<file path="design/flow/design.v">
module regfile(
		input [4:0] wr_num, input [31:0] wr_data, input wr_en,
		input [4:0] rd0_num, output [31:0] rd0_data,
		input [4:0] rd1_num, output [31:0] rd1_data,
		input clk);
    reg[31:0] data [1:31];  
	always @(posedge clk)
        if(wr_en && wr_num!=0) data[wr_num] <= wr_data;
   	assign rd0_data = (rd0_num!=0) ? data[rd0_num] : 32'h00000000;
   	assign rd1_data = (rd1_num!=0) ? data[rd1_num] : 32'h00000000;
endmodule
module mips(input clk, reset,
            input  [31:0] instr_in, data_in,
            output [31:0] instr_addr, data_addr, data_out,
            output        data_rd_wr);
    parameter [31:0] pc_init = 32'h80020000;
    localparam OP_SPECIAL  = 6'b000000, OP_SPECIAL2 = 6'b011100,
               OP_J = 6'b000010, OP_JAL = 6'b000011,
               OP_BEQ = 6'b000100, OP_BNE = 6'b000101,
               OP_ADDIU = 6'b001001, OP_SLTI = 6'b001010, OP_LUI = 6'b001111,
               OP_LW = 6'b100011, OP_SW = 6'b101011;
    localparam FN_SLL = 6'b000000, FN_JR = 6'b001000,
               FN_ADDU = 6'b100001, FN_SUBU = 6'b100011, FN_MUL = 6'b000010;
    localparam A_ADD = 3'd0, A_SUB = 3'd1, A_SLT = 3'd2, A_SLL = 3'd3,
               A_MUL = 3'd4, A_LUI = 3'd5, A_LINK = 3'd6;
    reg  [31:0] pc;
    reg         id_valid;
    reg  [31:0] id_instr, id_pc4;
    wire        stall;
    wire        id_redirect;
    wire [31:0] id_target;
    assign instr_addr = pc;
    always @(posedge clk) begin
        if (reset) begin
            pc       <= pc_init;
            id_valid <= 1'b0;
        end else if (!stall) begin
            pc       <= id_redirect ? id_target : pc + 32'd4;
            id_valid <= 1'b1;
        end
        if (reset || !stall) begin
            id_instr <= instr_in;
            id_pc4   <= pc + 32'd4;
        end
    end
    wire [5:0]  op    = id_instr[31:26];
    wire [4:0]  f_rs  = id_instr[25:21];
    wire [4:0]  f_rt  = id_instr[20:16];
    wire [4:0]  f_rd  = id_instr[15:11];
    wire [4:0]  f_sa  = id_instr[10:6];
    wire [5:0]  fn    = id_instr[5:0];
    wire [15:0] f_imm = id_instr[15:0];
    wire [31:0] simm  = {{16{f_imm[15]}}, f_imm};
    reg        d_use_rs, d_use_rt, d_wr, d_load, d_store, d_imm, d_br_rs;
    reg        d_beq, d_bne, d_j, d_jr;
    reg [4:0]  d_dst;
    reg [2:0]  d_alu;
    always @* begin
        d_use_rs = 1'b0; d_use_rt = 1'b0; d_wr = 1'b0; d_load = 1'b0;
        d_store = 1'b0; d_imm = 1'b0; d_beq = 1'b0; d_bne = 1'b0;
        d_j = 1'b0; d_jr = 1'b0; d_dst = 5'd0; d_alu = A_ADD; d_br_rs = 1'b0;
        case (op)
            OP_ADDIU: begin d_use_rs = 1'b1; d_wr = 1'b1; d_dst = f_rt; d_imm = 1'b1; d_alu = A_ADD; end
            OP_SLTI:  begin d_use_rs = 1'b1; d_wr = 1'b1; d_dst = f_rt; d_imm = 1'b1; d_alu = A_SLT; end
            OP_LUI:   begin d_wr = 1'b1; d_dst = f_rt; d_alu = A_LUI; end
            OP_LW:    begin d_use_rs = 1'b1; d_wr = 1'b1; d_dst = f_rt; d_imm = 1'b1; d_load = 1'b1; end
            OP_SW:    begin d_use_rs = 1'b1; d_use_rt = 1'b1; d_imm = 1'b1; d_store = 1'b1; end
            OP_BEQ:   begin d_use_rs = 1'b1; d_use_rt = 1'b1; d_beq = 1'b1; end
            OP_BNE:   begin d_use_rs = 1'b1; d_use_rt = 1'b1; d_bne = 1'b1; end
            OP_J:     begin d_j = 1'b1; end
            OP_JAL:   begin d_j = 1'b1; d_wr = 1'b1; d_dst = 5'd31; d_alu = A_LINK; end
            OP_SPECIAL: case (fn)
                FN_SLL:  begin d_use_rt = 1'b1; d_wr = 1'b1; d_dst = f_rd; d_alu = A_SLL; end
                FN_JR:   begin d_use_rs = 1'b1; d_jr = 1'b1; end
                FN_SUBU: begin d_use_rs = 1'b1; d_use_rt = 1'b1; d_wr = 1'b1; d_dst = f_rd; d_alu = A_SUB; end
                default: begin d_use_rs = 1'b1; d_use_rt = 1'b1; d_wr = 1'b1; d_dst = f_rd; d_alu = A_ADD; end  
            endcase
            OP_SPECIAL2: if (fn == FN_MUL) begin
                d_use_rs = 1'b1; d_use_rt = 1'b1; d_wr = 1'b1; d_dst = f_rd; d_alu = A_MUL;
            end
            default: ;
        endcase
        if (d_dst == 5'd0) d_wr = 1'b0;
    end
    wire d_branch = d_beq | d_bne | d_jr;    
    reg        wb_wr;
    reg [4:0]  wb_dst;
    reg [31:0] wb_res;
    wire [31:0] rf_rs, rf_rt;
    regfile regs(.wr_num(wb_dst), .wr_data(wb_res), .wr_en(wb_wr),
                 .rd0_num(f_rs), .rd0_data(rf_rs),
                 .rd1_num(f_rt), .rd1_data(rf_rt),
                 .clk(clk));
    wire [31:0] id_rs_wb = (wb_wr && wb_dst == f_rs) ? wb_res : rf_rs;
    wire [31:0] id_rt_wb = (wb_wr && wb_dst == f_rt) ? wb_res : rf_rt;
    reg        ex_valid, ex_wr, ex_load, ex_store, ex_imm;
    reg [4:0]  ex_dst, ex_rs, ex_rt, ex_sa;
    reg [2:0]  ex_alu;
    reg [31:0] ex_a, ex_b, ex_simm, ex_link;
    reg        me_valid, me_wr, me_load, me_store;
    reg [4:0]  me_dst;
    reg [31:0] me_res, me_sdata;
    wire [31:0] br_rs = (me_valid && me_wr && me_dst == f_rs) ? me_res : id_rs_wb;
    wire [31:0] br_rt = (me_valid && me_wr && me_dst == f_rt) ? me_res : id_rt_wb;
    wire hz_rs = d_use_rs && f_rs != 5'd0;
    wire hz_rt = d_use_rt && f_rt != 5'd0;
    wire ex_hit = ex_valid && ex_wr && ((hz_rs && ex_dst == f_rs) || (hz_rt && ex_dst == f_rt));
    wire me_hit = me_valid && me_wr && me_load && ((hz_rs && me_dst == f_rs) || (hz_rt && me_dst == f_rt));
    assign stall = id_valid && ((ex_hit && (ex_load || d_branch)) || (me_hit && d_branch));
    wire br_eq = (br_rs == br_rt);
    assign id_redirect = id_valid && !stall &&
                         (d_j || d_jr || (d_beq && br_eq) || (d_bne && !br_eq));
    assign id_target = d_jr ? br_rs :
                       d_j  ? {id_pc4[31:28], id_instr[25:0], 2'b00} :
                              id_pc4 + {simm[29:0], 2'b00};
    always @(posedge clk) begin
        if (reset) begin
            ex_valid <= 1'b0;
        end else begin
            ex_valid <= id_valid && !stall;
        end
        ex_wr    <= d_wr && id_valid && !stall;
        ex_load  <= d_load;
        ex_store <= d_store && id_valid && !stall;
        ex_imm   <= d_imm;
        ex_alu   <= d_alu;
        ex_dst   <= d_dst;
        ex_rs    <= f_rs;
        ex_rt    <= f_rt;
        ex_sa    <= f_sa;
        ex_a     <= id_rs_wb;
        ex_b     <= id_rt_wb;
        ex_simm  <= simm;
        ex_link  <= id_pc4 + 32'd4;
    end
    wire [31:0] fa = (me_valid && me_wr && me_dst == ex_rs) ? me_res :
                     (wb_wr && wb_dst == ex_rs) ? wb_res : ex_a;
    wire [31:0] fb = (me_valid && me_wr && me_dst == ex_rt) ? me_res :
                     (wb_wr && wb_dst == ex_rt) ? wb_res : ex_b;
    wire [31:0] opb = ex_imm ? ex_simm : fb;
    reg [31:0] alu_y;
    always @* begin
        case (ex_alu)
            A_SUB:   alu_y = fa - opb;
            A_SLT:   alu_y = {31'd0, $signed(fa) < $signed(opb)};
            A_SLL:   alu_y = fb << ex_sa;
            A_MUL:   alu_y = fa * fb;
            A_LUI:   alu_y = {ex_simm[15:0], 16'd0};
            A_LINK:  alu_y = ex_link;
            default: alu_y = fa + opb;
        endcase
    end
    always @(posedge clk) begin
        if (reset) begin
            me_valid <= 1'b0;
            me_store <= 1'b0;
        end else begin
            me_valid <= ex_valid;
            me_store <= ex_valid && ex_store;
        end
        me_wr    <= ex_valid && ex_wr;
        me_load  <= ex_load;
        me_dst   <= ex_dst;
        me_res   <= alu_y;
        me_sdata <= fb;
    end
    assign data_addr  = me_res;
    assign data_out   = me_sdata;
    assign data_rd_wr = ~me_store;
    always @(posedge clk) begin
        if (reset) wb_wr <= 1'b0;
        else       wb_wr <= me_valid && me_wr;
        wb_dst <= me_dst;
        wb_res <= me_load ? data_in : me_res;
    end
endmodule
</file>
<file path="design/flow/run.sh">
#!/bin/bash
# the make line also repeats each setting of config.mk as NAME=value (left out here)
make -C /OpenROAD-flow-scripts/flow DESIGN_CONFIG=/design/flow/config.mk WORK_HOME=/design/flow/orfs CLKGATE_MAP_FILE= finish
</file>
<file path="design/flow/config.mk">
export PLATFORM = sky130hd
export DESIGN_NAME = mips
export DESIGN_NICKNAME = mips
export VERILOG_FILES = /design/flow/design.v
export SDC_FILE = /design/flow/constraint.sdc
export NUM_CORES = 4
export LEC_CHECK = 0
export CAP_MARGIN = 20
export CORE_MARGIN = 2
export CORE_UTILIZATION = 72
export CTS_CLUSTER_DIAMETER = 41
export CTS_CLUSTER_SIZE = 39
export PLACE_DENSITY = 0.65
export SETUP_SLACK_MARGIN = -0.55
export SLEW_MARGIN = 20
</file>
<file path="design/flow/constraint.sdc">
create_clock -name core_clock -period 7.24 [get_ports {clk}]
set_input_delay 1.4480 -clock core_clock [delete_from_list [all_inputs] [get_ports {clk}]]
set_output_delay 1.4480 -clock core_clock [all_outputs]
set_load 0.01 [all_outputs]
</file>
==> results of run 1 <==
## layer usage
| layer | GRT usage (%) | overflow |
|---|---|---|
| met5 | 46.38 | 15 |
| met2 | 94.86 | 1195 |
| met4 | 72.41 | 576 |
| met3 | 64.89 | 122 |
| met1 | 81.62 | 125 |
## through the flow
step | utilization [%]
3_3_place_gp | 79.37
4_1_cts | 84.74
2_1_floorplan | -
3_5_place_dp | 79.37
## what timing repair did
action                     4_1_cts
pin swaps                       71
setup endpoints to repair       22
cloned                           1
gates resized                  162
setup buffers                   28
==> out/metrics.cfg, run 1 <==
[run_status]
status=stopped before the end
haltStage=global routing
tool.error=[ERROR GRT-0116] Global routing finished with congestion. Check the congestion regions in the DRC Viewer.

[floorplanning]
rows=125
core_area_mm2=0.1160
fp_util_pct=72.49
dieArea_mm2=0.1196
die_x_um=345.8
ios=163
die_y_um=345.8

[synthesis]
yosysMostFrequentCell=edfxtp_1
logic_family=multiplexers
ys_seq_share_pct=44.64
ys_sh_adder_pct=13.01
mux_area_share_pct=15.93
ys_cells=6903
common_cells=edfxtp_1 (1056), nor2_1 (681), inv_1 (550), nand2_1 (531), mux4_2 (451)
ys_chip_area_mm2=0.08413
postSynthCellCount=6903
synth-main-ff-cell=edfxtp_1
asyncSetResetFlopFracSynth_pct=0
top_area_cell=edfxtp_1
simple_gate_share_pct=8.639
xor_area_share_pct=2.817
synth_top_area_share_pct=37.69
numSynthFlops=1348
synth-edff-count=1056
syn-cell-area_mm2=0.08413
ys_warn_count=2
synth_cell_type_count=97
avgSynthCellArea_um2=12.19
aoi_share_pct=9.881
area_leaders=edfxtp_1 (38%), mux4_2 (12%), fa_1 (9.8%), dfxtp_1 (6.9%), ha_1 (3.2%)
syn_nets=7597

[clock_tree]
cts_made_buffers=147
cts-htree-levels=4
cts_sinks=1348
cts_buffer_depth=3
clockRootBuffer=clkbuf_16
postCtsHoldBufs=0

[global_routing]
grt.overflow.total=2033
grt.total_usage_pct=79.45

[placed_design]
post-place-ws_ps=-1393
port_buffers=162
dpl.hpwl_mm=258.6
gp_congestion=1.089
place_area_mm2=0.09211
placed_cells=8868

==> inputs of run 2 (changes only) <==
Settings changed: CELL_PAD_IN_SITES_DETAIL_PLACEMENT set to 0, CORE_ASPECT_RATIO set to 1.28, CORE_UTILIZATION 72 to 68, CTS_CLUSTER_DIAMETER 41 to not set, CTS_CLUSTER_SIZE 39 to 41, PLACE_DENSITY 0.65 to 0.66, SETUP_SLACK_MARGIN -0.55 to 0.8, SLEW_MARGIN 20 to 15, TNS_END_PERCENT set to 95.
Clock period 7.24 ns to 7.49 ns, I/O delays scaled along.
==> run 2 against run 1 <==
Net effect:
- the run again fails in global routing
- synthesized cell count unchanged
- die area grew 5.8%
- area after synthesis unchanged
==> out/metrics.cfg, run 2 <==
[floorplanning]
die_y_um=401.9  ; +16%
ios=163  ; unchanged
die_x_um=314.9  ; -8.9%
dieArea_mm2=0.1266  ; +5.8%
fp_util_pct=68.23  ; -4.3 points
core_area_mm2=0.1233  ; +6.3%
rows=146  ; +17%

[synthesis]
ys_seq_share_pct=44.64  ; unchanged
aoi_share_pct=9.881  ; unchanged
ys_chip_area_mm2=0.08413  ; unchanged
postSynthCellCount=6903  ; unchanged
yosysMostFrequentCell=edfxtp_1
synth_cell_type_count=97  ; unchanged
mux_area_share_pct=15.93  ; unchanged
synth_top_area_share_pct=37.69  ; unchanged
syn_nets=7597  ; unchanged
ys_cells=6903  ; unchanged
xor_area_share_pct=2.817  ; unchanged
numSynthFlops=1348  ; unchanged
top_area_cell=edfxtp_1
area_leaders=edfxtp_1 (38%), mux4_2 (12%), fa_1 (9.8%), dfxtp_1 (6.9%), ha_1 (3.2%)
common_cells=edfxtp_1 (1056), nor2_1 (681), inv_1 (550), nand2_1 (531), mux4_2 (451)
logic_family=multiplexers
synth-edff-count=1056  ; unchanged
ys_warn_count=2  ; unchanged
simple_gate_share_pct=8.639  ; unchanged
asyncSetResetFlopFracSynth_pct=0  ; unchanged
avgSynthCellArea_um2=12.19  ; unchanged
synth-main-ff-cell=edfxtp_1
ys_sh_adder_pct=13.01  ; unchanged
syn-cell-area_mm2=0.08413  ; unchanged

[global_routing]
grt.overflow.total=137
grt.total_usage_pct=77.21

[run_status]
tool.error=[ERROR GRT-0116] Global routing finished with congestion. Check the congestion regions in the DRC Viewer.
status=stopped before the end
haltStage=global routing

[placed_design]
gp_congestion=1.105  ; +1.5%
placed_cells=8960  ; +1.0%
dpl.hpwl_mm=260.4  ; +0.67%
port_buffers=162  ; unchanged
post-place-ws_ps=-1378  ; +15.41 ps

[clock_tree]
clockRootBuffer=clkbuf_16
cts-htree-levels=4  ; unchanged
cts_buffer_depth=3  ; unchanged
cts_made_buffers=132  ; -10%
cts_sinks=1348  ; unchanged

## run 2: layer usage
metal,GRT usage [%],overflow
met1,77.45,1
met5,34.78,1
met3,63.53,4
met2,91.91,55
met4,76.18,76
## run 2: repair_timing
item	CTS
resized	163
buffers inserted	48
gates cloned	1
pin swaps	97
endpoints found under the setup margin	25
hold buffers	0
hold endpoints to repair	0
## run 2: metrics by stage
| stage | hold WS, ps | util (%) | instance area (um2) | setup TNS (ps) |
|---|---|---|---|---|
| 4_1_cts | 341.2 | 79.19 | 97640 | -23730 |
| 3_5_place_dp | 348.6 | 74.62 | 92010 | -23630 |
| 3_3_place_gp | 340.7 | 74.62 | 92010 | -20820 |
| 2_1_floorplan | 331.4 | - | 84500 | -5023 |
==> inputs of run 3 (changes only) <==
Settings changed: CELL_PAD_IN_SITES_DETAIL_PLACEMENT 0 to not set, CORE_ASPECT_RATIO 1.28 to not set, CORE_UTILIZATION 68 to 62, CTS_CLUSTER_SIZE 41 to not set, PLACE_DENSITY 0.66 to 0.37, SETUP_SLACK_MARGIN 0.8 to not set, SLEW_MARGIN 15 to 20, TNS_END_PERCENT 95 to 20.
Clock period 7.49 ns to 5.67 ns, I/O delays scaled along.
==> run 3 against run 2 <==
Net effect:
- now fails the layout checks on negative setup slack
- synthesized cell count unchanged
- area after synthesis did not move
- die area grew 9.5%
==> out/metrics.cfg, run 3 <==
[run_status]
status=finished with violations
so_faults=negative setup slack

[sta]
rsz0062_at_grt=true
maxSlewViolCount=0
finalCriticalPeriod_ps=8606
max_freq_mhz=116.2
fin_tns_setup_ps=-64210
tightestPinTransition_ps=1157
fin_crit_sh_pct=151.8
slew_headroom_pct=22.05
layout_setup_ws_ps=-2936
setup_viol=49
hold_viol=0
fin_skew_ps=51.33

[synthesis]
asyncSetResetFlopFracSynth_pct=0  ; unchanged
syn-cell-area_mm2=0.08413  ; unchanged
aoi_share_pct=9.881  ; unchanged
numSynthFlops=1348  ; unchanged
ys_seq_share_pct=44.64  ; unchanged
ys_cells=6903  ; unchanged
ys_sh_adder_pct=13.01  ; unchanged
syn_nets=7597  ; unchanged
avgSynthCellArea_um2=12.19  ; unchanged
simple_gate_share_pct=8.639  ; unchanged
postSynthCellCount=6903  ; unchanged
common_cells=edfxtp_1 (1056), nor2_1 (681), inv_1 (550), nand2_1 (531), mux4_2 (451)
mux_area_share_pct=15.93  ; unchanged
ys_warn_count=2  ; unchanged
top_area_cell=edfxtp_1
ys_chip_area_mm2=0.08413  ; unchanged
area_leaders=edfxtp_1 (38%), mux4_2 (12%), fa_1 (9.8%), dfxtp_1 (6.9%), ha_1 (3.2%)
xor_area_share_pct=2.817  ; unchanged
synth-main-ff-cell=edfxtp_1
yosysMostFrequentCell=edfxtp_1
synth_top_area_share_pct=37.69  ; unchanged
synth_cell_type_count=97  ; unchanged
logic_family=multiplexers
synth-edff-count=1056  ; unchanged

[worst_setup_path]
endpoint=me_res[23]
max_stage_delay_ps=640
crit_path_end_kind=register
r2r_slack_ps=-2940
startpoint=wb_dst[4]
reg2reg_to=me_res[23]
rr_worst_depth=30
path_class=register to register
worst-path-stages=30
crit_path_top_delay_cell=fa_1
r2r-start=wb_dst[4]
worstPathRequired_ps=6330
cp.arrival_ps=9270
worstSetupStartpointType=register
cp_max_fo=9
crit_family=adder cells
worst-path-buf-inv=9
critical_path.most_common_cell=fa_1

[floorplanning]
die_y_um=372.4  ; -7.4%
rows=135  ; -7.5%
fp_util_pct=62.26  ; -6.0 points
core_area_mm2=0.1351  ; +9.6%
die_x_um=372.4  ; +18%
dieArea_mm2=0.1387  ; +9.5%
ios=163  ; unchanged

[min_path]
min_to=me_load
hold_path_class=register to register
worstHoldStart=ex_load
hold_path_depth=0

[clock_tree]
clk_latency_ps=820
cts-htree-levels=4  ; unchanged
clk_pin_slew_worst_paths_ps=70
clockRootBuffer=clkbuf_16
cts_made_buffers=144  ; +9.1%
cts_tree=done
cts_buffer_depth=3  ; unchanged
cts_sinks=1348  ; unchanged

[routing]
drt_iter0_markers=11763
drtPass1Iterations=9
wl_per_cell_um=35.15
routed_wl_mm=337.1
vias=68222
vias_per_cell=7.114
drc=0
postRouteAntennaNets=0

[global_routing]
grt_pass1_wl_mm=470.2
gr-usage-met1_pct=64.21
grt_pass1_vias=66251
grt.overflow.total=0
gr-max-usage-layer=met2
met2_usage_pct=67.32
use_met3_pct=20.71
grt_max_degree=72
antenna_found_initial=27
grt.total_usage_pct=48.47

[finish]
stdcell_count=9590
syn_to_final_growth_pct=18.43
nets=8385

[placed_design]
port_buffers=162  ; unchanged
post-place-ws_ps=-2902  ; -1524 ps
gp_congestion=1.060  ; -4.1%
placed_cells=9300  ; +3.8%
dpl.hpwl_mm=240.2  ; -7.8%

[flow_run]
tool_warnings=63
maxCapViolations=0

[run 3: layout make-up]
cell class | instances | area, um2
antenna | 8 | 20.02
clock buffer | 183 | 3824
clock inverter | 73 | 665.6
fill | 9003 | 35490
inverter | 581 | 2205
multi-input combinational | 4534 | 43290
sequential | 1348 | 37590
tap | 1781 | 2228
timing repair buffer | 1082 | 9814
[run 3: per-stage QoR]
stage / area, um2 / hold WS, ps / utilization [%]
detailed placement: 94060 / 340.7 / 69.61
floorplan: 84310 / 331.4 / -
CTS: 99050 / 350.9 / 73.30
global placement: 93950 / 339.3 / 69.53
global route: 99620 / 359.8 / 73.72
finish: 99640 / 350.8 / 73.74
[run 3: per-layer routing]
metal  vias up  share of wire [%]
li1      26932                  -
met4        38                7.0
met5         -               0.12
met3      1413                 17
met2      6261                 41
met1     33578                 34
[run 3: what timing repair did]
action / CTS / global route
gates resized: 91 / 91
pin swaps: 18 / 54
buffers inserted: 7 / 20
cloned: 2 / 0
endpoints found under the setup margin: 29 / 61
hold buffers: 0 / 0
==> inputs of run 4 (changes only) <==
Settings changed: CORE_UTILIZATION 62 to 58, PLACE_DENSITY 0.37 to 0.6, TNS_END_PERCENT 20 to 5.
Clock period 5.67 ns to 7.17 ns, I/O delays scaled along.
==> run 4 against run 3 <==
Net effect:
- the layout still fails its checks (negative setup slack)
- non-clock buffer count decreased by 154
- global-route usage fell by 3.8 points
- core utilization is 5.3 points lower
- synthesized cell count unchanged
- area after synthesis is the same
- wire length down 1.9%
- cell area is 1.3% lower
- sequential share of layout area increased by 0.48 points
- sequential cell count stayed put
- worst hold slack improved by 5.6 ps
- final cell count decreased by 0.17%
- worst setup slack better by 1400 ps
- critical path type unchanged
- highest routed layer unchanged
==> out/metrics.cfg, run 4 <==
[sta]
fin_tns_setup_ps=-26250  ; +37960 ps
fin_crit_sh_pct=121.3  ; -31 points
finalCriticalPeriod_ps=8694  ; +88.78 ps
rsz0062_at_grt=true
slew_headroom_pct=12.44  ; -9.6 points
fin_skew_ps=63.27  ; +11.93 ps
setup_viol=23  ; -53%
hold_slack_ps=356.4  ; +5.629 ps
layout_setup_ws_ps=-1524  ; +1411 ps
tightestPinTransition_ps=1305  ; +147.6 ps
hold_viol=0  ; unchanged
max_freq_mhz=115.0  ; -1.0%
maxSlewViolCount=0  ; unchanged

[floorplanning]
dieArea_mm2=0.1481  ; +6.8%
die_x_um=384.9  ; +3.4%
ios=163  ; unchanged
core_area_mm2=0.1438  ; +6.4%
rows=139  ; +3.0%
die_y_um=384.9  ; +3.4%
fp_util_pct=58.49  ; -3.8 points

[worst_setup_path]
reg2reg_to=me_res[23]
crit_path_end_kind=register
max_stage_delay_ps=570  ; -70 ps
r2r_slack_ps=-1520  ; +1410 ps
crit_family=adder cells
crit_path_top_delay_cell=fa_1
cp.arrival_ps=9340  ; +70 ps
worst-path-stages=32  ; +6.7%
worstSetupStartpointType=register
startpoint=wb_dst[4]
cp_max_fo=10  ; +1
endpoint=me_res[23]
worst-path-buf-inv=10  ; +1
r2r-start=wb_dst[4]
path_class=register to register
worstPathRequired_ps=7820  ; +1490 ps
critical_path.most_common_cell=fa_1
rr_worst_depth=32  ; +6.7%

[synthesis]
postSynthCellCount=6903  ; unchanged
synth_cell_type_count=97  ; unchanged
ys_warn_count=2  ; unchanged
avgSynthCellArea_um2=12.19  ; unchanged
synth-main-ff-cell=edfxtp_1
asyncSetResetFlopFracSynth_pct=0  ; unchanged
logic_family=multiplexers
common_cells=edfxtp_1 (1056), nor2_1 (681), inv_1 (550), nand2_1 (531), mux4_2 (451)
area_leaders=edfxtp_1 (38%), mux4_2 (12%), fa_1 (9.8%), dfxtp_1 (6.9%), ha_1 (3.2%)
syn-cell-area_mm2=0.08413  ; unchanged
xor_area_share_pct=2.817  ; unchanged
simple_gate_share_pct=8.639  ; unchanged
synth-edff-count=1056  ; unchanged
aoi_share_pct=9.881  ; unchanged
ys_sh_adder_pct=13.01  ; unchanged
ys_seq_share_pct=44.64  ; unchanged
mux_area_share_pct=15.93  ; unchanged
synth_top_area_share_pct=37.69  ; unchanged
yosysMostFrequentCell=edfxtp_1
ys_chip_area_mm2=0.08413  ; unchanged
ys_cells=6903  ; unchanged
syn_nets=7597  ; unchanged
numSynthFlops=1348  ; unchanged
top_area_cell=edfxtp_1

[placed_design]
port_buffers=162  ; unchanged
post-place-ws_ps=-1849  ; +1052 ps
dpl.hpwl_mm=234.6  ; -2.3%
gp_congestion=1.055  ; -0.49%
place_area_mm2=0.09279  ; -1.4%
placed_cells=9288  ; -0.13%

[clock_tree]
clk_latency_ps=830  ; about the same
cts-htree-levels=4  ; unchanged
cts_sinks=1348  ; unchanged
cts_made_buffers=146  ; +1.4%
clockRootBuffer=clkbuf_16
cts_buffer_depth=3  ; unchanged
cts_tree=done
clk_pin_slew_worst_paths_ps=60  ; about the same

[flow_run]
maxCapViolations=0  ; unchanged
tool_warnings=63  ; unchanged

[run_status]
status=finished with violations
so_faults=negative setup slack

[global_routing]
grt_pass1_wl_mm=464.7  ; -1.2%
grt_max_degree=76  ; +5.6%
antenna_found_initial=21  ; -22%
grt.total_usage_pct=44.64  ; -3.8 points
grt_pass1_vias=63896  ; -3.6%
grt.overflow.total=0  ; unchanged

[routing]
wl_per_cell_um=34.53  ; -1.8%
vias=66350  ; -2.7%
vias_per_cell=6.930  ; -2.6%
drtPass1Iterations=8  ; -1
drc=0  ; unchanged
drt_iter0_markers=10865  ; -7.6%
routed_wl_mm=330.6  ; -1.9%
postRouteAntennaNets=0  ; unchanged

[finish]
stdcell_count=9574  ; -0.17%
logic_area_mm2=0.04298  ; -0.72%
final_util_pct=68.41  ; -5.3 points
syn_to_final_growth_pct=16.95
fin_area_mm2=0.09839  ; -1.3%
nets=8233  ; -1.8%
regArea_mm2=0.03759  ; unchanged
fillers=10466  ; +16%

[min_path]
worstHoldStart=ex_load
hold_path_class=register to register
min_to=me_load
hold_path_depth=0  ; unchanged

[run 4: what timing repair did]
item | 4_1_cts | 5_1_grt
pin swaps | 11 | 27
hold buffers | 0 | 0
buffers inserted | 2 | 2
gates resized | 34 | 75
setup endpoints to repair | 23 | 25
cloned | 0 | 1
endpoints found under the hold margin | 0 | 0
[run 4: final cells by class]
| cell class | count | share of cell area, % |
|---|---|---|
| clock inverter | 85 | 1.101 |
| clock buffer | 185 | 4.030 |
| timing repair buffer | 928 | 8.284 |
| inverter | 581 | 2.255 |
| tap | 1903 | 2.420 |
| sequential | 1348 | 38.20 |
| antenna | 10 | 0.02543 |
| multi-input combinational | 4534 | 43.68 |
[run 4: per-layer routing]
layer	track usage [%]	up-vias	part of all wire [%]
met5	0	-	0.018
met4	21.74	10	6.0
met3	16.97	1023	16
met2	61.14	5545	41
met1	62.47	33101	37
li1	-	26671	-
==> inputs of run 5 (changes only) <==
Settings changed: CORE_UTILIZATION 58 to 71, PLACE_DENSITY 0.6 to not set, SETUP_SLACK_MARGIN set to -0.46, TNS_END_PERCENT 5 to not set.
Clock period 7.17 ns to 8.03 ns, I/O delays scaled along.
==> run 5 against run 4 <==
Net effect:
- the flow now stops in global routing
- synthesized cell count did not move
- die area down 18%
- area after synthesis unchanged
==> out/metrics.cfg, run 5 <==
[run_status]
status=stopped before the end
haltStage=global routing
tool.error=[ERROR GRT-0116] Global routing finished with congestion. Check the congestion regions in the DRC Viewer.

[synthesis]
synth_cell_type_count=97  ; unchanged
aoi_share_pct=9.881  ; unchanged
yosysMostFrequentCell=edfxtp_1
area_leaders=edfxtp_1 (38%), mux4_2 (12%), fa_1 (9.8%), dfxtp_1 (6.9%), ha_1 (3.2%)
syn_nets=7597  ; unchanged
synth_top_area_share_pct=37.69  ; unchanged
common_cells=edfxtp_1 (1056), nor2_1 (681), inv_1 (550), nand2_1 (531), mux4_2 (451)
simple_gate_share_pct=8.639  ; unchanged
ys_chip_area_mm2=0.08413  ; unchanged
postSynthCellCount=6903  ; unchanged
logic_family=multiplexers
synth-main-ff-cell=edfxtp_1
mux_area_share_pct=15.93  ; unchanged
syn-cell-area_mm2=0.08413  ; unchanged
ys_cells=6903  ; unchanged
ys_seq_share_pct=44.64  ; unchanged
ys_sh_adder_pct=13.01  ; unchanged
synth-edff-count=1056  ; unchanged
asyncSetResetFlopFracSynth_pct=0  ; unchanged
numSynthFlops=1348  ; unchanged
xor_area_share_pct=2.817  ; unchanged
top_area_cell=edfxtp_1
ys_warn_count=2  ; unchanged
avgSynthCellArea_um2=12.19  ; unchanged

[placed_design]
gp_congestion=1.072  ; +1.6%
place_area_mm2=0.09110  ; -1.8%
placed_cells=8791  ; -5.4%
port_buffers=162  ; unchanged
dpl.hpwl_mm=251.2  ; +7.1%

[floorplanning]
rows=126  ; -9.4%
die_y_um=348.2  ; -9.5%
fp_util_pct=71.44  ; +13 points
ios=163  ; unchanged
die_x_um=348.2  ; -9.5%
dieArea_mm2=0.1213  ; -18%
core_area_mm2=0.1178  ; -18%

[global_routing]
grt.overflow.total=2452
grt.total_usage_pct=80.45

[clock_tree]
cts_sinks=1348  ; unchanged
cts_buffer_depth=3  ; unchanged
clockRootBuffer=clkbuf_16
cts-htree-levels=4  ; unchanged
cts_made_buffers=137  ; -6.2%

==> run 5: timing repair <==
action | 4_1_cts
resized | 58
hold buffers | 0
buffers inserted | 25
endpoints found under the setup margin | 19
pin swaps | 39
==> run 5: metrics by stage <==
step | hold slack (ps) | setup slack (ps)
after detailed placement | 356.2 | -810.7
after global placement | 333.8 | -697.2
after CTS | 365.9 | -627.9
after floorplan | 331.4 | -457.6
==> run 5: metal layers <==
metal	GRT overflow	GRT usage, %
met5	51	55.18
met4	602	69.95
met3	301	71.45
met2	998	92.67
met1	500	82.37
==> inputs of run 6 (changes only) <==
Settings changed: CORE_UTILIZATION 71 to 24, PLACE_DENSITY set to 0.6, SETUP_SLACK_MARGIN -0.46 to not set.
Clock period 8.03 ns to 11.5 ns, I/O delays scaled along.
==> run 6 against run 5 <==
Net effect:
- now clean on timing, DRC and antenna
- synthesized cell count stayed put
- area after synthesis stayed put
- die area went up to 2.9 times the previous value
==> out/metrics.cfg, run 6 <==
[placed_design]
place_area_mm2=0.09172  ; +0.68%
placed_cells=11475  ; +31%
port_buffers=162  ; unchanged
gp_congestion=0.9725  ; -9.2%
dpl.hpwl_mm=241.2  ; -4.0%
post-place-ws_ps=1523  ; +2334 ps

[synthesis]
common_cells=edfxtp_1 (1056), nor2_1 (681), inv_1 (550), nand2_1 (531), mux4_2 (451)
area_leaders=edfxtp_1 (38%), mux4_2 (12%), fa_1 (9.8%), dfxtp_1 (6.9%), ha_1 (3.2%)
ys_cells=6903  ; unchanged
synth_top_area_share_pct=37.69  ; unchanged
asyncSetResetFlopFracSynth_pct=0  ; unchanged
ys_warn_count=2  ; unchanged
yosysMostFrequentCell=edfxtp_1
ys_seq_share_pct=44.64  ; unchanged
numSynthFlops=1348  ; unchanged
postSynthCellCount=6903  ; unchanged
syn_nets=7597  ; unchanged
xor_area_share_pct=2.817  ; unchanged
synth-edff-count=1056  ; unchanged
synth-main-ff-cell=edfxtp_1
ys_sh_adder_pct=13.01  ; unchanged
mux_area_share_pct=15.93  ; unchanged
aoi_share_pct=9.881  ; unchanged
logic_family=multiplexers
syn-cell-area_mm2=0.08413  ; unchanged
avgSynthCellArea_um2=12.19  ; unchanged
top_area_cell=edfxtp_1
simple_gate_share_pct=8.639  ; unchanged
ys_chip_area_mm2=0.08413  ; unchanged
synth_cell_type_count=97  ; unchanged

[worst_setup_path]
cp.arrival_ps=10790
crit_family=adder cells
reg2reg_to=me_res[31]
worstSetupStartpointType=register
cp_max_fo=15
critical_path.most_common_cell=fa_1
worst-path-buf-inv=2
rr_worst_depth=29
crit_path_end_kind=register
worstPathRequired_ps=12180
r2r-start=wb_dst[2]
path_class=register to register
worst-path-stages=29
endpoint=me_res[31]
max_stage_delay_ps=680
startpoint=wb_dst[2]
r2r_slack_ps=1380
crit_path_top_delay_cell=dfxtp_1

[min_path]
min_to=me_load
hold_path_depth=0
hold_path_class=register to register
worstHoldStart=ex_load

[routing]
drc=0
routed_wl_mm=346.5
drt_iter0_markers=9739
vias=63406
drtPass1Iterations=8
postRouteAntennaNets=0
vias_per_cell=5.397
wl_per_cell_um=29.49

[sta]
finalCriticalPeriod_ps=10120
fin_crit_sh_pct=87.97
hold_slack_ps=353.7
setup_viol=0
rsz0062_at_grt=false
slew_headroom_pct=14.02
max_freq_mhz=98.85
fin_tns_setup_ps=0
hold_viol=0
maxSlewViolCount=0
layout_setup_ws_ps=1384
fin_skew_ps=110.4
tightestPinTransition_ps=1288

[clock_tree]
cts-htree-levels=4  ; unchanged
clockRootBuffer=clkbuf_16
post-cts-setup-buffers=0  ; -100%
cts_tree=done
clk_pin_slew_worst_paths_ps=60
clk_latency_ps=880
cts_buffer_depth=4  ; +1
post_cts_resized=0  ; -100%
postCtsHoldBufs=0  ; unchanged
cts_sinks=1348  ; unchanged
cts_made_buffers=150  ; +9.5%

[global_routing]
grt_max_degree=110
grt.total_usage_pct=18.96
grt_pass1_wl_mm=483.3
antenna_found_initial=25
grt.overflow.total=0
grt_pass1_vias=62746

[run_status]
status=no timing/DRC/antenna violations

[finish]
fillers=35768
fin_area_mm2=0.09648
nets=7722
syn_to_final_growth_pct=14.68
stdcell_count=11749
final_util_pct=27.63

[flow_run]
maxCapViolations=0
tool_warnings=61

[floorplanning]
die_x_um=596.1  ; +71%
die_y_um=596.1  ; +71%
core_area_mm2=0.3492  ; +200%
rows=217  ; +72%
dieArea_mm2=0.3553  ; +190%
fp_util_pct=24.09  ; -47 points
ios=163  ; unchanged

-- run 6: layout make-up --
| class | instances | area (um2) | share of cell area [%] |
|---|---|---|---|
| multi-input combinational | 4534 | 42610 | 44.17 |
| antenna | 10 | 25.02 | 0.02594 |
| sequential | 1348 | 37600 | 38.97 |
| timing repair buffer | 413 | 3581 | 3.711 |
| clock inverter | 78 | 725.7 | 0.7522 |
| inverter | 581 | 2182 | 2.262 |
| tap | 4599 | 5754 | 5.964 |
| clock buffer | 186 | 4000 | 4.146 |
-- run 6: per-layer routing --
layer  global-route usage [%]  part of all wire, %
met5                        0                0.012
met4                    10.30                  6.3
met3                    4.695                   11
met2                    28.36                   43
met1                    25.12                   39
==> inputs of run 7 (changes only) <==
Settings changed: CORE_UTILIZATION 24 to 40.
Clock period 11.5 ns to 10.0 ns, I/O delays scaled along.
==> run 7 against run 6 <==
Net effect:
- still clean on timing, DRC and antenna
- clock-buffer cell count increased by 26
- wire length decreased by 6.4%
- core utilization grew 18 points
- maximum frequency grew 5.2%
- first-iteration DRC count is 5.5% lower
- sequential cell count unchanged
- sequential share of layout area up 0.80 points
- die area fell by 40%
- register-to-register slack got worse by 1000 ps
- critical path type unchanged
- critical endpoint unchanged
- highest routed layer unchanged
==> out/metrics.cfg, run 7 <==
[routing]
wl_per_cell_um=32.50  ; +10%
routed_wl_mm=324.2  ; -6.4%
postRouteAntennaNets=0  ; unchanged
vias=62839  ; -0.89%
drt_iter0_markers=9204  ; -5.5%
vias_per_cell=6.298  ; +17%
drc=0  ; unchanged
drtPass1Iterations=8  ; unchanged

[worst_setup_path]
crit_path_end_kind=register
startpoint=wb_dst[3]
crit_path_top_delay_cell=dfxtp_1
crit_family=adder cells
worstPathRequired_ps=10710  ; -1470 ps
rr_worst_depth=31  ; +6.9%
critical_path.most_common_cell=fa_1
r2r_slack_ps=390  ; -1000 ps
worst-path-stages=31  ; +6.9%
worstSetupStartpointType=register
max_stage_delay_ps=680  ; about the same
path_class=register to register
cp.arrival_ps=10320  ; -470 ps
r2r-start=wb_dst[3]
endpoint=me_res[31]
reg2reg_to=me_res[31]
worst-path-buf-inv=6  ; +4
cp_max_fo=15  ; unchanged

[clock_tree]
clk_pin_slew_worst_paths_ps=80  ; +20 ps
clockRootBuffer=clkbuf_16
cts_buffer_depth=3  ; -1
cts-htree-levels=4  ; unchanged
cts_tree=done
cts_made_buffers=148  ; -1.3%
clk_latency_ps=830  ; -50 ps
postCtsHoldBufs=0  ; unchanged
cts_sinks=1348  ; unchanged

[floorplanning]
dieArea_mm2=0.2140  ; -40%
core_area_mm2=0.2094  ; -40%
die_x_um=462.6  ; -22%
ios=163  ; unchanged
fp_util_pct=40.18  ; +16 points
rows=168  ; -23%
die_y_um=462.6  ; -22%

[flow_run]
tool_warnings=58  ; -4.9%
maxCapViolations=0  ; unchanged

[sta]
slew_headroom_pct=9.482  ; -4.5 points
fin_tns_setup_ps=0  ; unchanged
tightestPinTransition_ps=1355  ; +66.60 ps
setup_viol=0  ; unchanged
maxSlewViolCount=0  ; unchanged
hold_viol=0  ; unchanged
finalCriticalPeriod_ps=9615  ; -501.7 ps
fin_crit_sh_pct=96.15  ; +8.2 points
layout_setup_ws_ps=385.2  ; -998.3 ps
fin_skew_ps=68.33  ; -42.04 ps
rsz0062_at_grt=false
max_freq_mhz=104.0  ; +5.2%

[global_routing]
grt_pass1_vias=61373  ; -2.2%
grt_max_degree=95  ; -14%
antenna_found_initial=14  ; -44%
grt.total_usage_pct=29.64  ; +11 points
grt_pass1_wl_mm=457.0  ; -5.4%
grt.overflow.total=0  ; unchanged

[placed_design]
dpl.hpwl_mm=227.1  ; -5.9%
post-place-ws_ps=241.9  ; -1282 ps
gp_congestion=0.9933  ; +2.1%
port_buffers=162  ; unchanged

[min_path]
hold_path_depth=0  ; unchanged
min_to=me_dst[1]
worstHoldStart=ex_dst[1]
hold_path_class=register to register

[synthesis]
asyncSetResetFlopFracSynth_pct=0  ; unchanged
mux_area_share_pct=15.93  ; unchanged
ys_warn_count=2  ; unchanged
synth-main-ff-cell=edfxtp_1
numSynthFlops=1348  ; unchanged
synth-edff-count=1056  ; unchanged
ys_chip_area_mm2=0.08413  ; unchanged
avgSynthCellArea_um2=12.19  ; unchanged
synth_top_area_share_pct=37.69  ; unchanged
aoi_share_pct=9.881  ; unchanged
top_area_cell=edfxtp_1
simple_gate_share_pct=8.639  ; unchanged
syn_nets=7597  ; unchanged
postSynthCellCount=6903  ; unchanged
ys_seq_share_pct=44.64  ; unchanged
area_leaders=edfxtp_1 (38%), mux4_2 (12%), fa_1 (9.8%), dfxtp_1 (6.9%), ha_1 (3.2%)
synth_cell_type_count=97  ; unchanged
yosysMostFrequentCell=edfxtp_1
syn-cell-area_mm2=0.08413  ; unchanged
common_cells=edfxtp_1 (1056), nor2_1 (681), inv_1 (550), nand2_1 (531), mux4_2 (451)
ys_sh_adder_pct=13.01  ; unchanged
xor_area_share_pct=2.817  ; unchanged
ys_cells=6903  ; unchanged
logic_family=multiplexers

[finish]
syn_to_final_growth_pct=12.35
nets=7743  ; +0.27%

[run_status]
status=no timing/DRC/antenna violations

[run 7: through the flow]
| step | cell area, um2 | hold WS [ps] | util, % | cells |
|---|---|---|---|---|
| floorplan | 84130 | 331.4 | - | 6903 |
| global placement | 89570 | 361.0 | 42.78 | 9700 |
| detailed placement | 89570 | 361.2 | 42.78 | 9700 |
| CTS | 94440 | 349.1 | 45.11 | 9969 |
| global route | 94520 | 362.1 | 45.14 | 9974 |
| finish | 94520 | 353.6 | 45.15 | 9977 |
[run 7: metal layers]
layer  vias to the layer above  part of all wire, %  GRT usage (%)
met1                     31939                   37          38.88
met5                         -                0.015              0
met4                         8                  7.0          17.34
met2                      4265                   45          45.74
li1                      25672                    -              -
met3                       955                   11          5.887
[run 7: area by class of cell]
cell class                      count  area, um2
Antenna cell                        4      10.01
Tap cell                         2805       3510
Inverter                          581       2186
Clock inverter                     57      688.2
Fill cell                       19057     114800
Timing Repair Buffer              436       3759
Sequential cell                  1348      37590
Multi-Input combinational cell   4534      42600
Clock buffer                      212       4179
[run 7: repair_timing]
| action | in CTS | in global routing |
|---|---|---|
| setup buffers | 0 | 0 |
| setup endpoints to repair | 0 | 9 |
| resized | 0 | 8 |
==> inputs of run 8 (changes only) <==
Settings changed: CORE_UTILIZATION 40 to 47.
Clock period 10.0 ns to 8.2 ns, I/O delays scaled along.
==> run 8 against run 7 <==
Net effect:
- now fails the layout checks on negative setup slack
- area after synthesis unchanged
- die area down 15%
- first-iteration DRC count up 5.3%
- critical endpoint unchanged
- largest cell class unchanged
==> out/metrics.cfg, run 8 <==
[run_status]
status=finished with violations
so_faults=negative setup slack

[synthesis]
synth-main-ff-cell=edfxtp_1
postSynthCellCount=6903  ; unchanged
ys_seq_share_pct=44.64  ; unchanged
ys_warn_count=2  ; unchanged
common_cells=edfxtp_1 (1056), nor2_1 (681), inv_1 (550), nand2_1 (531), mux4_2 (451)
mux_area_share_pct=15.93  ; unchanged
area_leaders=edfxtp_1 (38%), mux4_2 (12%), fa_1 (9.8%), dfxtp_1 (6.9%), ha_1 (3.2%)
xor_area_share_pct=2.817  ; unchanged
top_area_cell=edfxtp_1
synth_cell_type_count=97  ; unchanged
ys_chip_area_mm2=0.08413  ; unchanged
synth_top_area_share_pct=37.69  ; unchanged
ys_cells=6903  ; unchanged
synth-edff-count=1056  ; unchanged
simple_gate_share_pct=8.639  ; unchanged
logic_family=multiplexers
syn_nets=7597  ; unchanged
aoi_share_pct=9.881  ; unchanged
yosysMostFrequentCell=edfxtp_1
syn-cell-area_mm2=0.08413  ; unchanged
ys_sh_adder_pct=13.01  ; unchanged
asyncSetResetFlopFracSynth_pct=0  ; unchanged
numSynthFlops=1348  ; unchanged
avgSynthCellArea_um2=12.19  ; unchanged

[clock_tree]
clk_latency_ps=830  ; about the same
clockRootBuffer=clkbuf_16
cts_buffer_depth=3  ; unchanged
cts_sinks=1348  ; unchanged
cts-htree-levels=4  ; unchanged
cts_made_buffers=150  ; +1.4%
clk_pin_slew_worst_paths_ps=60  ; -20 ps
cts_tree=done

[worst_setup_path]
max_stage_delay_ps=590  ; -90 ps
startpoint=ex_rt[1]
critical_path.most_common_cell=xnor2_1
rr_worst_depth=27  ; -13%
endpoint=me_res[31]
r2r-start=ex_rt[1]
worst-path-buf-inv=3  ; -3
crit_path_end_kind=register
crit_path_top_delay_cell=or4_4
worstPathRequired_ps=8920  ; -1790 ps
cp_max_fo=20  ; +5
path_class=register to register
r2r_slack_ps=-470  ; -850 ps
worst-path-stages=27  ; -13%
cp.arrival_ps=9390  ; -930 ps
worstSetupStartpointType=register
crit_family=adder cells
reg2reg_to=me_res[31]

[global_routing]
grt_pass1_wl_mm=478.2  ; +4.6%
antenna_found_initial=27  ; +13
grt_max_degree=86  ; -9.5%
grt.overflow.total=0  ; unchanged
grt.total_usage_pct=37.30  ; +7.7 points
grt_pass1_vias=63770  ; +3.9%

[sta]
setup_viol=14  ; +14
tightestPinTransition_ps=1299  ; -55.94 ps
hold_viol=0  ; unchanged
maxSlewViolCount=0  ; unchanged
rsz0062_at_grt=true
fin_skew_ps=54.42  ; -13.92 ps
max_freq_mhz=115.4  ; +11%
finalCriticalPeriod_ps=8666  ; -949.2 ps
layout_setup_ws_ps=-465.6  ; -850.8 ps
fin_crit_sh_pct=105.7  ; +9.5 points
hold_slack_ps=370.5  ; +16.88 ps
slew_headroom_pct=13.08  ; +3.6 points
fin_tns_setup_ps=-3398  ; -3398 ps

[floorplanning]
rows=155  ; -7.7%
ios=163  ; unchanged
die_x_um=427.1  ; -7.7%
core_area_mm2=0.1782  ; -15%
die_y_um=427.1  ; -7.7%
dieArea_mm2=0.1824  ; -15%
fp_util_pct=47.20  ; +7.0 points

[finish]
syn_to_final_growth_pct=17.13
nets=8146  ; +5.2%
final_util_pct=55.29  ; +10 points

[routing]
wl_per_cell_um=34.42  ; +5.9%
drt_iter0_markers=9689  ; +5.3%
vias_per_cell=6.554  ; +4.1%
routed_wl_mm=342.0  ; +5.5%
drc=0  ; unchanged
vias=65121  ; +3.6%
drtPass1Iterations=8  ; unchanged
postRouteAntennaNets=0  ; unchanged

[placed_design]
gp_congestion=1.048  ; +5.5%
post-place-ws_ps=-587.2  ; -829.1 ps
dpl.hpwl_mm=242.5  ; +6.8%
port_buffers=162  ; unchanged

[min_path]
min_to=me_load
hold_path_class=register to register
hold_path_depth=0  ; unchanged
worstHoldStart=ex_load

[flow_run]
maxCapViolations=0  ; unchanged
tool_warnings=60  ; +3.4%

[run 8: through the flow]
stage               cell area [um2]  std cells
global route                  98520       9928
detailed placement            92080       9595
global placement              92060       9593
CTS                           97680       9903
floorplan                     84230       6903
finish                        98540       9936
[run 8: repair_timing]
action                                  in CTS  in global routing
gates resized                              108                147
pin swaps                                   55                 92
gates cloned                                 2                  1
setup buffers                               34                 30
hold buffers                                 0                  0
endpoints found under the setup margin      20                 20
[run 8: cell type report]
cell class / instances / area (um2)
Tap cell: 2355 / 2947
Antenna cell: 9 / 22.52
Clock inverter: 79 / 867.1
Clock buffer: 193 / 3975
Fill cell: 14855 / 79690
Multi-Input combinational cell: 4534 / 43430
Timing Repair Buffer: 837 / 7492
Inverter: 581 / 2208
Sequential cell: 1348 / 37590
[run 8: layer usage]
layer  up-vias  GRT usage [%]  routed length, um
li1      26508              -                  -
met1     33156          50.95             130500
met2      4470          54.07             146200
met3       973          10.40              42650
met4        14          20.03              22550
met5         -              0                100
==> inputs of run 9 (changes only) <==
Settings changed: ABC_AREA set to 1, CAP_MARGIN 20 to 25, CORE_UTILIZATION 47 to 39, CTS_CLUSTER_SIZE set to 78, GPL_ROUTABILITY_DRIVEN set to 0, MAX_ROUTING_LAYER set to met5, MIN_ROUTING_LAYER set to met1, PLACE_DENSITY 0.6 to not set, TNS_END_PERCENT set to 35.
Clock period 8.2 ns to 14.1 ns, I/O delays scaled along.
==> run 9 against run 8 <==
Net effect:
- the run now finishes clean
- sequential share of layout area is 0.68 points higher
- synthesized cell count grew 50%
- first-iteration DRC count increased by 19%
- sequential cell count unchanged
- wire length grew 1.3%
- worst setup slack better by 4600 ps
- critical path depth increased by 11
- clock skew is 5.2 ps lower
- worst hold slack improved by 1.4 ps
- die area is 26% higher
==> out/metrics.cfg, run 9 <==
[run_status]
status=no timing/DRC/antenna violations

[synthesis]
avgSynthCellArea_um2=8.511  ; -30%
top_area_cell=edfxtp_1
ys_warn_count=2  ; unchanged
asyncSetResetFlopFracSynth_pct=0  ; unchanged
synth_cell_type_count=68  ; -30%
mux_area_share_pct=0.05695  ; -16 points
logic_family=simple AND/OR/NAND/NOR gates
common_cells=nand2_1 (1962), inv_1 (1320), nand3_1 (1191), edfxtp_1 (1056), o21ai_0 (801)
postSynthCellCount=10325  ; +50%
aoi_share_pct=14.64  ; +4.8 points
ys_chip_area_mm2=0.08787  ; +4.4%
simple_gate_share_pct=19.24  ; +11 points
syn_nets=11019  ; +45%
synth-edff-count=1056  ; unchanged
ys_sh_adder_pct=12.45  ; -0.55 points
ys_seq_share_pct=42.74  ; -1.9 points
area_leaders=edfxtp_1 (36%), fa_1 (9.4%), nand2_1 (8.4%), nand3_1 (6.8%), dfxtp_1 (6.7%)
synth-main-ff-cell=edfxtp_1
synth_top_area_share_pct=36.09  ; -1.6 points
yosysMostFrequentCell=nand2_1
ys_cells=10325  ; +50%
xor_area_share_pct=1.434  ; -1.4 points
numSynthFlops=1348  ; unchanged
syn-cell-area_mm2=0.08787  ; +4.4%

[sta]
fin_tns_setup_ps=0  ; +3398 ps
fin_crit_sh_pct=70.92  ; -35 points
maxSlewViolCount=0  ; unchanged
fin_skew_ps=49.21  ; -5.203 ps
max_freq_mhz=100.0  ; -13%
finalCriticalPeriod_ps=9999  ; +1334 ps
tightestPinTransition_ps=1181  ; -118.3 ps
layout_setup_ws_ps=4101  ; +4566 ps
setup_viol=0  ; -14
hold_viol=0  ; unchanged
slew_headroom_pct=20.45  ; +7.4 points
rsz0062_at_grt=false

[floorplanning]
die_y_um=478.7  ; +12%
core_area_mm2=0.2245  ; +26%
ios=163  ; unchanged
die_x_um=478.7  ; +12%
rows=174  ; +12%
fp_util_pct=39.15  ; -8.1 points
dieArea_mm2=0.2291  ; +26%

[worst_setup_path]
cp.arrival_ps=10710  ; +1320 ps
crit_family=adder cells
crit_path_end_kind=register
worstSetupStartpointType=register
critical_path.most_common_cell=nand2_1
r2r-start=wb_dst[2]
worst-path-stages=38  ; +41%
reg2reg_to=me_res[29]
worst-path-buf-inv=7  ; +4
worstPathRequired_ps=14810  ; +5890 ps
cp_max_fo=37  ; +85%
crit_path_top_delay_cell=clkinv_1
startpoint=wb_dst[2]
path_class=register to register
max_stage_delay_ps=570  ; -20 ps
endpoint=me_res[29]
r2r_slack_ps=4100  ; +4570 ps
rr_worst_depth=38  ; +41%

[global_routing]
grt.total_usage_pct=29.29  ; -8.0 points
grt_max_degree=207  ; +140%
antenna_found_initial=21  ; -22%
grt.overflow.total=0  ; unchanged
grt_pass1_wl_mm=498.3  ; +4.2%
grt_pass1_vias=74907  ; +17%

[placed_design]
port_buffers=162  ; unchanged
post-place-ws_ps=4472  ; +5059 ps
dpl.hpwl_mm=226.5  ; -6.6%

[finish]
syn_to_final_growth_pct=10.18
nets=10878  ; +34%

[routing]
drt_iter0_markers=11557  ; +19%
postRouteAntennaNets=0  ; unchanged
wl_per_cell_um=26.03  ; -24%
drc=0  ; unchanged
drtPass1Iterations=9  ; +1
vias=78982  ; +21%
routed_wl_mm=346.3  ; +1.3%
vias_per_cell=5.935  ; -9.4%

[clock_tree]
cts_made_buffers=152  ; +1.3%
clk_latency_ps=840  ; about the same
post_cts_resized=0  ; -100%
clk_pin_slew_worst_paths_ps=60  ; about the same
cts_buffer_depth=3  ; unchanged
post-cts-setup-buffers=0  ; -100%
clockRootBuffer=clkbuf_16
cts-htree-levels=4  ; unchanged
cts_tree=done
cts_sinks=1348  ; unchanged
postCtsHoldBufs=0  ; unchanged

[min_path]
worstHoldStart=ex_load
hold_path_class=register to register
min_to=me_load
hold_path_depth=0  ; unchanged

[flow_run]
maxCapViolations=0  ; unchanged
tool_warnings=93  ; +55%

==> run 9: area by class of cell <==
type	instances	area [um2]
Antenna cell	12	30.03
Tap cell	2992	3744
Fill cell	21703	127600
Sequential cell	1348	37600
Clock inverter	79	753.2
Inverter	1363	5140
Multi-Input combinational cell	6975	42290
Timing Repair Buffer	344	3132
Clock buffer	194	4126
==> run 9: through the flow <==
step / utilization, % / hold slack (ps) / instance area, um2 / cells
global placement: 40.91 / 359.9 / 91830 / 13018
detailed placement: 40.92 / 357.0 / 91850 / 13020
finish: 43.13 / 371.8 / 96820 / 13307
floorplan: - / 325.8 / 87870 / 10325
global route: 43.12 / 381.8 / 96790 / 13296
CTS: 43.10 / 370.8 / 96730 / 13293
==> run 9: layer usage <==
layer | vias to the layer above | GRT usage (%) | share of wire (%)
met2 | 5398 | 42.32 | 41
met5 | - | 0 | 0.029
li1 | 34585 | - | -
met1 | 37865 | 38.28 | 38
met3 | 1120 | 9.394 | 14
met4 | 14 | 17.32 | 6.7
==> inputs of run 10 (changes only) <==
Settings changed: ABC_AREA 1 to not set, CAP_MARGIN 25 to 20, CORE_UTILIZATION 39 to 57, CTS_CLUSTER_SIZE 78 to not set, GPL_ROUTABILITY_DRIVEN 0 to not set, MAX_ROUTING_LAYER met5 to not set, MIN_ROUTING_LAYER met1 to not set, TNS_END_PERCENT 35 to not set.
Clock period 14.1 ns to 5.58 ns, I/O delays scaled along.
==> run 10 against run 9 <==
Net effect:
- the layout now fails its checks (negative setup slack)
- global-route usage increased by 15 points
- critical path depth decreased by 6
- clock skew increased by 20 ps
- cell area increased by 4.1%
- via count decreased by 15%
- worst hold slack got worse by 14 ps
- worst setup slack got worse by 7100 ps
- critical path type unchanged
==> out/metrics.cfg, run 10 <==
[run_status]
status=finished with violations
so_faults=negative setup slack

[sta]
slew_headroom_pct=17.73  ; -2.7 points
max_freq_mhz=116.4  ; +16%
fin_crit_sh_pct=153.9  ; +83 points
layout_setup_ws_ps=-3010  ; -7111 ps
maxSlewViolCount=0  ; unchanged
fin_skew_ps=68.90  ; +19.68 ps
rsz0062_at_grt=true
hold_viol=0  ; unchanged
tightestPinTransition_ps=1231  ; +50.39 ps
finalCriticalPeriod_ps=8590  ; -1409 ps
setup_viol=28  ; +28

[synthesis]
simple_gate_share_pct=8.639  ; -11 points
asyncSetResetFlopFracSynth_pct=0  ; unchanged
ys_warn_count=2  ; unchanged
aoi_share_pct=9.881  ; -4.8 points
mux_area_share_pct=15.93  ; +16 points
common_cells=edfxtp_1 (1056), nor2_1 (681), inv_1 (550), nand2_1 (531), mux4_2 (451)
ys_cells=6903  ; -33%
synth_top_area_share_pct=37.69  ; +1.6 points
ys_seq_share_pct=44.64  ; +1.9 points
synth_cell_type_count=97  ; +43%
top_area_cell=edfxtp_1
numSynthFlops=1348  ; unchanged
xor_area_share_pct=2.817  ; +1.4 points
logic_family=multiplexers
postSynthCellCount=6903  ; -33%
synth-main-ff-cell=edfxtp_1
yosysMostFrequentCell=edfxtp_1
syn-cell-area_mm2=0.08413  ; -4.3%
ys_chip_area_mm2=0.08413  ; -4.3%
avgSynthCellArea_um2=12.19  ; +43%
syn_nets=7597  ; -31%
ys_sh_adder_pct=13.01  ; +0.55 points
area_leaders=edfxtp_1 (38%), mux4_2 (12%), fa_1 (9.8%), dfxtp_1 (6.9%), ha_1 (3.2%)
synth-edff-count=1056  ; unchanged

[worst_setup_path]
r2r-start=ex_rs[4]
max_stage_delay_ps=550  ; -20 ps
worst-path-buf-inv=7  ; unchanged
crit_path_end_kind=register
crit_family=adder cells
worst-path-stages=32  ; -16%
startpoint=ex_rs[4]
critical_path.most_common_cell=fa_1
rr_worst_depth=32  ; -16%
cp.arrival_ps=9280  ; -1430 ps
worstSetupStartpointType=register
endpoint=me_res[26]
r2r_slack_ps=-3010  ; -7110 ps
worstPathRequired_ps=6270  ; -8540 ps
path_class=register to register
crit_path_top_delay_cell=fa_1
reg2reg_to=me_res[26]
cp_max_fo=10  ; -73%

[routing]
drtPass1Iterations=9  ; unchanged
vias_per_cell=6.879  ; +16%
routed_wl_mm=338.7  ; -2.2%
drc=0  ; unchanged
drt_iter0_markers=10676  ; -7.6%
postRouteAntennaNets=0  ; unchanged
wl_per_cell_um=34.64  ; +33%
vias=67260  ; -15%

[floorplanning]
dieArea_mm2=0.1507  ; -34%
die_y_um=388.2  ; -19%
ios=163  ; unchanged
rows=140  ; -20%
die_x_um=388.2  ; -19%
core_area_mm2=0.1461  ; -35%
fp_util_pct=57.59  ; +18 points

[clock_tree]
cts_made_buffers=145  ; -4.6%
cts-htree-levels=4  ; unchanged
cts_sinks=1348  ; unchanged
cts_tree=done
clk_pin_slew_worst_paths_ps=60  ; about the same
clk_latency_ps=820  ; -20 ps
clockRootBuffer=clkbuf_16
cts_buffer_depth=3  ; unchanged

[global_routing]
grt.overflow.total=0  ; unchanged
antenna_found_initial=22  ; +4.8%
grt_max_degree=50  ; -76%
grt_pass1_vias=65322  ; -13%
grt.total_usage_pct=44.59  ; +15 points
grt_pass1_wl_mm=475.1  ; -4.7%

[flow_run]
maxCapViolations=0  ; unchanged
tool_warnings=63  ; -32%

[finish]
fin_area_mm2=0.1008  ; +4.1%
fillers=10568  ; -51%
syn_to_final_growth_pct=19.85
nets=8433  ; -22%
final_util_pct=69.02  ; +26 points

[placed_design]
dpl.hpwl_mm=245.1  ; +8.2%
place_area_mm2=0.09449  ; +2.9%
gp_congestion=1.056
port_buffers=162  ; unchanged

[min_path]
hold_path_class=register to register
worstHoldStart=ex_load
hold_path_depth=0  ; unchanged
min_to=me_load

## run 10: layout make-up
| class | count | area (um2) | area share [%] |
|---|---|---|---|
| Inverter | 581 | 2206 | 2.188 |
| Antenna cell | 9 | 22.52 | 0.02234 |
| Clock buffer | 196 | 4006 | 3.973 |
| Tap cell | 1917 | 2399 | 2.379 |
| Sequential cell | 1348 | 37600 | 37.29 |
| Multi-Input combinational cell | 4534 | 43870 | 43.50 |
| Clock inverter | 63 | 691.9 | 0.6862 |
| Timing Repair Buffer | 1129 | 10040 | 9.959 |
## run 10: metrics by stage
step                      hold slack [ps]  instances  setup slack, ps  setup TNS, ps
after detailed placement            340.0       9464            -3020         -66480
final                               357.5       9777            -3010         -64660
after global placement              340.5       9460            -2989         -64990
after global routing                362.8       9769            -3206         -69930
after CTS                           355.3       9755            -2999         -63350
after floorplan                     331.4       6903            -2488         -46100
## run 10: metal layers
metal	wire (um)	up-vias	track usage (%)
li1	-	27095	-
met1	125700	33580	62.03
met2	139600	5526	61.97
met3	53210	1041	16.28
met4	20050	18	21.70
met5	114	-	0
## run 10: timing repair
item | in CTS | in global routing
endpoints found under the hold margin | 0 | 0
hold buffers | 0 | 0
gates cloned | 0 | 0
endpoints found under the setup margin | 29 | 50
pin swaps | 133 | 77
buffers inserted | 36 | 17
gates resized | 159 | 98
